Setup of job 8565:
// RISC_V
module RISC_V(clk, rst, mem_addr, mem_wdata, mem_we, mem_rdata);
Size: roughly 250 flip-flops, ~51 I/O pins.
make LEC_CHECK=0 CAP_MARGIN=20 CORE_MARGIN=2 CORE_UTILIZATION=72 CTS_CLUSTER_DIAMETER=397 CTS_CLUSTER_SIZE=37 HOLD_SLACK_MARGIN=0.3 PLACE_DENSITY=0.35 SETUP_SLACK_MARGIN=0.5 SLEW_MARGIN=20 finish   # period 3.73 ns
run.sh (not shown) runs the stock make flow with config.mk's settings and CLKGATE_MAP_FILE=.
Job 8565: aborted in clock tree synthesis (tool error)
[inputs] job 2795 vs job 8565
Settings: HOLD_SLACK_MARGIN removed (was 0.3); PLACE_DENSITY changed from 0.35 to 0.43; ABC_AREA newly set to 1; CTS_CLUSTER_DIAMETER changed from 397 to 371; SETUP_SLACK_MARGIN removed (was 0.5); CTS_CLUSTER_SIZE changed from 37 to 98; the clock period (ns, I/O delays scaled along) changed from 3.73 to 4.48.
Notes after the runs:
Against job 8565, job 2795 comes in 47 lower on distinct cell type count after synthesis.
When the final numbers for job 2795 and job 8565 were put side by side, the number of standard cells after synthesis turned out to be smaller in job 8565.
Sort job 2795 and job 8565 by chip area line of the yosys report desc -> top: job 2795
Job 2795 vs job 8565 — overall die area rose about 1.8%.
Job 2795 does worse than job 8565 on area after synthesis.
Job 2795 did not finish; the tool stopped in global routing with error GRT-0116.
The inputs of job 7276 differ from those of job 2795 as listed below.
Settings: CORE_UTILIZATION changed from 72 to 66; CTS_CLUSTER_SIZE removed (was 98); SETUP_SLACK_MARGIN newly set to -0.43; ABC_AREA removed (was 1); CTS_CLUSTER_DIAMETER removed (was 371); PLACE_DENSITY removed (was 0.43); the clock period (ns, I/O delays scaled along) changed from 4.48 to 5.76.
Results
Measured against each other, job 2795 and job 7276 differ in chip area, the higher figure coming from job 7276.
Taking job 2795 as 1.0, job 7276 lands at 0.60 on number of cells in Yosys stat.
Of job 2795 and job 7276, the higher horizontal die dimension belongs to job 7276.
Complete run, failing final checks: job 7276, reason setup timing.
Relative to job 2795, the area reported by Yosys stat measured on job 7276 has decreased slightly.
Taking job 2795 as the reference, in job 7276 netlist area before placement down about 1.8%, fraction of the mapped netlist area in compound gates down 4.1 points, XOR/XNOR share of the synthesized area down 0.17 points, number of placed instances, taps included down about 32%, post-cts gate resize count down 80%.
In the reports for job 2795 and job 7276, the larger synthesized netlist cell count belongs to job 2795.
Sort job 2795 and job 7276 by final weighted congestion of routability-driven global placement desc -> top: job 2795
Input-level comparison between job 8467 and job 7276:
Settings: CTS_CLUSTER_DIAMETER newly set to 397; HOLD_SLACK_MARGIN newly set to -0.08; CTS_CLUSTER_SIZE newly set to 37; CORE_UTILIZATION changed from 66 to 72; SETUP_SLACK_MARGIN removed (was -0.43); the clock period (ns, I/O delays scaled along) changed from 5.76 to 3.73.
Results
Job 8467: DPL-0033 in clock tree synthesis -> run aborted
Job 8467 vs job 7276: count of placed standard cells including taps up by a few percent
Comparing job 7276 against job 8467, there is no change at all in number of nets in the synthesized netlist.
In the reports for job 7276 and job 8467, the smaller HPWL after detailed placement belongs to job 7276.
Note that the die area recorded for job 8467 amounts to 0.919 times the value seen in job 7276.
Max instance area at placement across job 7276 and job 8467: job 8467
From job 8467 to job 7276, proportion of register bits with asynchronous set or reset after synthesis did not move at all.

run A:
RISC_V again, from the RTL that the note above started with.
Settings: LEC_CHECK=0, ABC_AREA=1, CAP_MARGIN=20, CORE_MARGIN=2, CORE_UTILIZATION=71, CTS_CLUSTER_DIAMETER=99, CTS_CLUSTER_SIZE=31, GPL_ROUTABILITY_DRIVEN=0, MAX_ROUTING_LAYER=met4, PLACE_DENSITY_LB_ADDON=0.11, SLEW_MARGIN=20; clock period 5.13 ns.
The flow for run A finished, though final verification flagged negative setup slack.
[inputs] run B vs run A
Settings: a deleted MAX_ROUTING_LAYER that had been met4; a deleted PLACE_DENSITY_LB_ADDON that had been 0.11; a deleted GPL_ROUTABILITY_DRIVEN that had been 0; a deleted CTS_CLUSTER_SIZE that had been 31; a change of CORE_UTILIZATION from 71 to 69; a deleted CTS_CLUSTER_DIAMETER that had been 99; an added PLACE_DENSITY of 0.73; a change of the clock period (ns, I/O delays scaled along) from 5.13 to 6.8.
[summary]
Run B reached the final stage; the timing, design-rule and antenna checks on its layout passed. On global-route wire length before repair, run B and run A are basically level. The wire length on met3 in run A is 1.8 times that in run B. Re final-report setup violation count: run B is 32 down on run A. Number of filler instances in the final layout (run B / run A): 1.4. Compared to run A, run B has arrival time of data at the critical path endpoint 0.34 ns higher.
The inputs of run C differ from those of run B as listed below.
Settings: removing PLACE_DENSITY (formerly 0.73); setting CTS_CLUSTER_DIAMETER to 93 for the first time; changing CORE_UTILIZATION from 69 to 68; changing CAP_MARGIN from 20 to 0; changing the clock period (ns, I/O delays scaled along) from 6.8 to 5.17.
[summary]
To summarise run C: no stage aborted, but the layout did not pass its checks, failing on negative setup slack. Run B and run C ended up with roughly the same fraction of synthesized cell area in xor and xnor cells. Switching power summed over all nets: run C vs run B up about 27%. Against run B, the final cell area of run C is higher. Between run C and run B, the insertion delay to the later sink of the worst-skew pair does not differ in any meaningful way.

Starting RTL as in the previous note.
Settings: LEC_CHECK=0, CAP_MARGIN=20, CELL_PAD_IN_SITES_DETAIL_PLACEMENT=1, CELL_PAD_IN_SITES_GLOBAL_PLACEMENT=3, CORE_MARGIN=4, CORE_UTILIZATION=57, CTS_CLUSTER_DIAMETER=63, GPL_TIMING_DRIVEN=0, HOLD_SLACK_MARGIN=-0.01, MIN_ROUTING_LAYER=met2, SLEW_MARGIN=20, TNS_END_PERCENT=35; clock period 4.83 ns.
The starting point ended with an error in global placement without I/O (3_1_place_gp_skip_io) with GPL-0301.
==> next run, changes <==
Settings changed: CELL_PAD_IN_SITES_DETAIL_PLACEMENT 1 to unset, CELL_PAD_IN_SITES_GLOBAL_PLACEMENT 3 to unset, CORE_MARGIN 4 to 2, CORE_UTILIZATION 57 to 15, CTS_CLUSTER_DIAMETER 63 to unset, GPL_TIMING_DRIVEN 0 to unset, HOLD_SLACK_MARGIN -0.01 to unset, MIN_ROUTING_LAYER met2 to unset, TNS_END_PERCENT 35 to unset.
Clock period 4.83 ns to 11.0 ns, I/O delays scaled along.
The changed run completed without violations. Area after synthesis is unchanged. Die size came out higher to 3.5 times its value. Synthesized cell count stays the same.
==> next run, changes <==
Settings changed: CORE_UTILIZATION 15 to 40.
Clock period 11.0 ns to 7.85 ns, I/O delays scaled along.
Effect: Global-route usage grows by 13 points. Hold slack degrades by 25 ps. Synthesized area is unchanged. Sequential power grows by well over a third. Design area shrinks by a few percent. Die size shrinks by well over a third.
==> next run, changes <==
Settings changed: ABC_AREA set to 1, CORE_UTILIZATION 40 to 72, CTS_CLUSTER_DIAMETER set to 373, CTS_CLUSTER_SIZE set to 98.
Clock period 7.85 ns to 4.96 ns, I/O delays scaled along.
What happened: Now the flow aborted during global routing (5_1_grt). Area after synthesis is higher by 1.9%. Synthesized cell count grows by about 70%. Die size fell by about 43%.
==> next run, changes <==
Settings changed: ABC_AREA 1 to unset, CORE_UTILIZATION 72 to 38, CTS_CLUSTER_DIAMETER 373 to unset, CTS_CLUSTER_SIZE 98 to unset.
Clock period 4.96 ns to 7.85 ns, I/O delays scaled along.
What happened: The new run passed the timing, design-rule and antenna checks; area after synthesis is lower slightly; synthesized cell count is lower by well over a third; die size is higher by well over a third.
==> next run, changes <==
Settings changed: CORE_UTILIZATION 38 to 64.
Clock period 7.85 ns to 4.36 ns, I/O delays scaled along.
After rerunning: The changed run failed in global routing (5_1_grt) (ODB-0269); die size goes down by 40%; area after synthesis does not change; synthesized cell count does not change.

Setup of raven:
RISC_V again, from the RTL that the note above started with.
clock: 8.0 ns
lec_check: 0
cap_margin: 20
cell_pad_in_sites_detail_placement: 0
cell_pad_in_sites_global_placement: 3
core_aspect_ratio: 0.59
core_margin: 2
core_utilization: 40
cts_cluster_diameter: 61
cts_cluster_size: 10
gpl_timing_driven: 0
hold_slack_margin: 0.27
max_routing_layer: met5
min_routing_layer: met2
setup_slack_margin: 1.0
slew_margin: 40
tns_end_percent: 25
For delta, these inputs were changed with respect to raven:
- removing CTS_CLUSTER_DIAMETER (formerly 61)
- removing GPL_TIMING_DRIVEN (formerly 0)
- changing SLEW_MARGIN from 40 to 20
- changing CORE_UTILIZATION from 40 to 56
- removing CTS_CLUSTER_SIZE (formerly 10)
- removing CELL_PAD_IN_SITES_GLOBAL_PLACEMENT (formerly 3)
- removing CELL_PAD_IN_SITES_DETAIL_PLACEMENT (formerly 0)
- removing HOLD_SLACK_MARGIN (formerly 0.27)
- removing CORE_ASPECT_RATIO (formerly 0.59)
- removing MIN_ROUTING_LAYER (formerly met2)
- removing TNS_END_PERCENT (formerly 25)
- removing SETUP_SLACK_MARGIN (formerly 1.0)
- removing MAX_ROUTING_LAYER (formerly met5)
- changing the clock period (ns, I/O delays scaled along) from 8.0 to 4.36
==> results <==
- The layout from delta, despite a flow that completed every stage, fails the layout checks, with the failing checks listed as negative setup slack.
- In the flow results for delta and raven, the die area is larger on raven.
- raven has a higher switching power as a share of total power than delta.
- Between delta and raven, portion of the clock cycle consumed by the worst path in the final layout is lower for raven, delta comes in above that.
- Combinational gate area (lower): raven
- As of delta, total of clock buffers placed in the layout had fallen by more than a quarter compared to raven.
- Between delta and raven, the difference in part of the total power dissipated in combinational logic is negligible.
- Power deteriorates in delta relative to raven.
- Diff delta and raven: via count higher in raven
- Of delta and raven, the lower number of standard-cell rows in the floorplan belongs to raven.
- Compared with raven, global-route wire length before repair in delta decreased by a few percent.
- Compared with raven, cell area in delta increased by more than 10%.
What nickel does differently from delta at the input level:
- CORE_UTILIZATION now 40, was 56
- the clock period (ns, I/O delays scaled along) now 8.0, was 4.36
## What came out
nickel: all stages complete, timing, DRC and antenna checks passed
When nickel is set beside delta, its final net count turns out to be about 24% smaller.
Comparing delta and nickel, multi-input logic area is lower on nickel.
Reported for delta and nickel, quantity of I/O buffers inserted on ports turned out identical to the last digit.
Core utilization: nickel lower than delta
Where first-pass GRT wire length is concerned, delta is outperformed by nickel.
Comparing final wirelength for delta and nickel, the smaller number came from nickel.
Diff delta -> nickel: worst-case setup margin in the final layout now sits higher; area growth from synthesis to layout now sits lower; synthesized cell count now sits at about the same level.
What quartz does differently from nickel at the input level:
- putting CTS_CLUSTER_DIAMETER at 61 where nothing was set
- putting CORE_ASPECT_RATIO at 1.3 where nothing was set
- swapping 20 for 40 in SLEW_MARGIN
- swapping 40 for 58 in CORE_UTILIZATION
- putting CELL_PAD_IN_SITES_DETAIL_PLACEMENT at 0 where nothing was set
- putting GPL_TIMING_DRIVEN at 0 where nothing was set
- putting MAX_ROUTING_LAYER at met5 where nothing was set
- putting HOLD_SLACK_MARGIN at 0.27 where nothing was set
- putting TNS_END_PERCENT at 25 where nothing was set
- putting MIN_ROUTING_LAYER at met2 where nothing was set
- putting CELL_PAD_IN_SITES_GLOBAL_PLACEMENT at 3 where nothing was set
- putting CTS_CLUSTER_SIZE at 10 where nothing was set
- putting SETUP_SLACK_MARGIN at 1.0 where nothing was set
==> results <==
quartz | ERROR | global placement without I/O. The effective utilization at floorplan of quartz exceeds that of nickel by 19 points. When quartz is measured against nickel, its area of the die turns out 11000 um^2 lower. Horizontal die dimension (quartz vs. nickel) decreases by more than a quarter.
Power is estimated from default activity; no workload was simulated.
